Setup of build 23:
==> flow/design.v (excerpt) <==
module Remoto(clk,rst,entrada,comando,su,sd,suB,sdB,saida_1,saida1_1,saida2_1,soma_result_1,sinal_A,sinal_B);
export LEC_CHECK = 0
export CAP_MARGIN = 20
export CORE_MARGIN = 2
export CORE_UTILIZATION = 64
export SLEW_MARGIN = 20
create_clock -name core_clock -period 6.02 [get_ports {clk}]
run.sh (not shown) runs the stock make flow with config.mk's settings and CLKGATE_MAP_FILE=.
What the final checks of build 23 revealed, after a flow that finished every stage, was a layout that fails on negative setup slack.
The inputs of build 46 differ from those of build 23 as listed below.
# build 23
export LEC_CHECK = 0
export CAP_MARGIN = 20
export CORE_MARGIN = 2
export CORE_UTILIZATION = 64
export SLEW_MARGIN = 20
create_clock -name core_clock -period 6.02 [get_ports {clk}]
# build 46
export LEC_CHECK = 0
export CAP_MARGIN = 20
export CORE_MARGIN = 2
export CORE_UTILIZATION = 72
export PLACE_DENSITY = 0.39
export SLEW_MARGIN = 20
create_clock -name core_clock -period 11.7 [get_ports {clk}]
Build 46: no failed stages, no open violations at the end. Build 46 against build 23: internal portion of total power went down, worst hold margin now larger. For die height, dividing the value from build 46 by the value from build 23 gives 0.944. Cmp build 46 vs build 23: critical path's largest stage delay higher in build 46. Build 46: final area about 16% below build 23. When build 46 is set beside build 23, its fraction of standard cell area in multi-input logic turns out to be 4.9 points larger. Looking at via count across both flows, build 46 is the stronger of the two, with build 23 trailing. On build 46: fraction of the cycle the final worst path needs is 21 points lower than what build 23 gave.
Edits applied to the flow inputs when going from build 46 to build 9:
# build 46
export LEC_CHECK = 0
export CAP_MARGIN = 20
export CORE_MARGIN = 2
export CORE_UTILIZATION = 72
export PLACE_DENSITY = 0.39
export SLEW_MARGIN = 20
create_clock -name core_clock -period 11.7 [get_ports {clk}]
# build 9
export LEC_CHECK = 0
export ABC_AREA = 1
export CAP_MARGIN = 20
export CORE_MARGIN = 2
export CORE_UTILIZATION = 72
export CTS_CLUSTER_SIZE = 99
export PLACE_DENSITY = 0.39
export SLEW_MARGIN = 20
create_clock -name core_clock -period 9.21 [get_ports {clk}]
## What came out
Looking at total internal power, build 9 sits 25% above build 46.
Inverter count (lower): build 46
Re critical path depth: build 9 is 14 up on build 46.
Compared with build 46, build 9 shows estimated wirelength of the detail-placed design that has gone up by a few percent.
When build 9 is set beside build 46, its worst setup margin turns out to be 0.27 ns smaller.
Comparing number of global-route vias before repair for build 46 and build 9, the bigger number came from build 9.
When the final numbers for build 46 and build 9 were put side by side, the global-route usage turned out to be smaller in build 9.
Modified inputs, build 35 compared to build 9
# build 9
export LEC_CHECK = 0
export ABC_AREA = 1
export CAP_MARGIN = 20
export CORE_MARGIN = 2
export CORE_UTILIZATION = 72
export CTS_CLUSTER_SIZE = 99
export PLACE_DENSITY = 0.39
export SLEW_MARGIN = 20
create_clock -name core_clock -period 9.21 [get_ports {clk}]
# build 35
export LEC_CHECK = 0
export CAP_MARGIN = 20
export CORE_MARGIN = 2
export CORE_UTILIZATION = 59
export SLEW_MARGIN = 20
create_clock -name core_clock -period 6.18 [get_ports {clk}]
Results
- The flow did not stop early for build 9: all stages ran, and the layout cleared the timing, DRC and antenna checks.
- Build 35: all stages done; final checks FAILED (negative setup slack).
- Build 35: synthesized area divided by synthesized cell count higher than build 9
- Build 35 ended up with AND-OR/OR-AND gates as its biggest combinational cell group after synthesis; build 9 ended up with simple AND/OR/NAND/NOR gates.
- Run comparison: build 9 launch point of the worst path soma_result_1[5]$_SDFF_PP0_; build 35 launch point of the worst path soma_result_1[4]$_SDFF_PP0_
- Build 35 vs. build 9: sum of routed wire length over all layers went up by about 10%.
- Changes observed in build 35 relative to build 9: stage delay of the slowest cell on the critical path now smaller, part of the power in registers went up by 0.7 points, synthesized area decreased by 1.9% relative to the old numbers, count of inverters not on the clock network in the layout lost 266.

---

Remoto again, from the RTL that the note above started with.
export LEC_CHECK = 0
export CAP_MARGIN = 5
export CELL_PAD_IN_SITES_DETAIL_PLACEMENT = 2
export CORE_ASPECT_RATIO = 0.59
export CORE_MARGIN = 2
export CORE_UTILIZATION = 31
export MIN_ROUTING_LAYER = met2
export PLACE_DENSITY = 0.48
export SLEW_MARGIN = 5
export TNS_END_PERCENT = 20
create_clock -name core_clock -period 12.7 [get_ports {clk}]
Edit:
==> flow/config.mk (replaced) <==
export PLATFORM = sky130hd
export DESIGN_NAME = Remoto
export DESIGN_NICKNAME = Remoto
export VERILOG_FILES = /design/flow/design.v
export SDC_FILE = /design/flow/constraint.sdc
export NUM_CORES = 4
export LEC_CHECK = 0
export ABC_AREA = 1
export CAP_MARGIN = 20
export CORE_MARGIN = 2
export CORE_UTILIZATION = 70
export SLEW_MARGIN = 20
==> flow/constraint.sdc (replaced) <==
create_clock -name core_clock -period 7.17 [get_ports {clk}]
set_input_delay 1.4340 -clock core_clock [delete_from_list [all_inputs] [get_ports {clk}]]
set_output_delay 1.4340 -clock core_clock [all_outputs]
set_load 0.01 [all_outputs]
Effect: Via count is lower by 25%. Non-clock buffer count is higher by 24. Final area is higher by 3.6%. Critical path depth is higher by 13. Clock skew is lower by 0.0077 ns.
Edit:
--- a/flow/config.mk
+++ b/flow/config.mk
@@ -8 +7,0 @@
-export ABC_AREA = 1
@@ -11,0 +11 @@
+export CTS_CLUSTER_SIZE = 47
==> flow/constraint.sdc (replaced) <==
create_clock -name core_clock -period 6.02 [get_ports {clk}]
set_input_delay 1.2040 -clock core_clock [delete_from_list [all_inputs] [get_ports {clk}]]
set_output_delay 1.2040 -clock core_clock [all_outputs]
set_load 0.01 [all_outputs]
After rerunning: The new run completed, yet does not pass: setup timing; power increases by a quarter to a third; first-iteration DRC count increases to 2.9 times its value; core utilization increases by 13 points; final area increases by roughly a tenth; global-route usage increases by 8.4 points; worst setup slack gets worse by 1.9 ns; non-clock buffer count increases by 212.
No activity file was given, so power comes from the tool's default toggle rates.
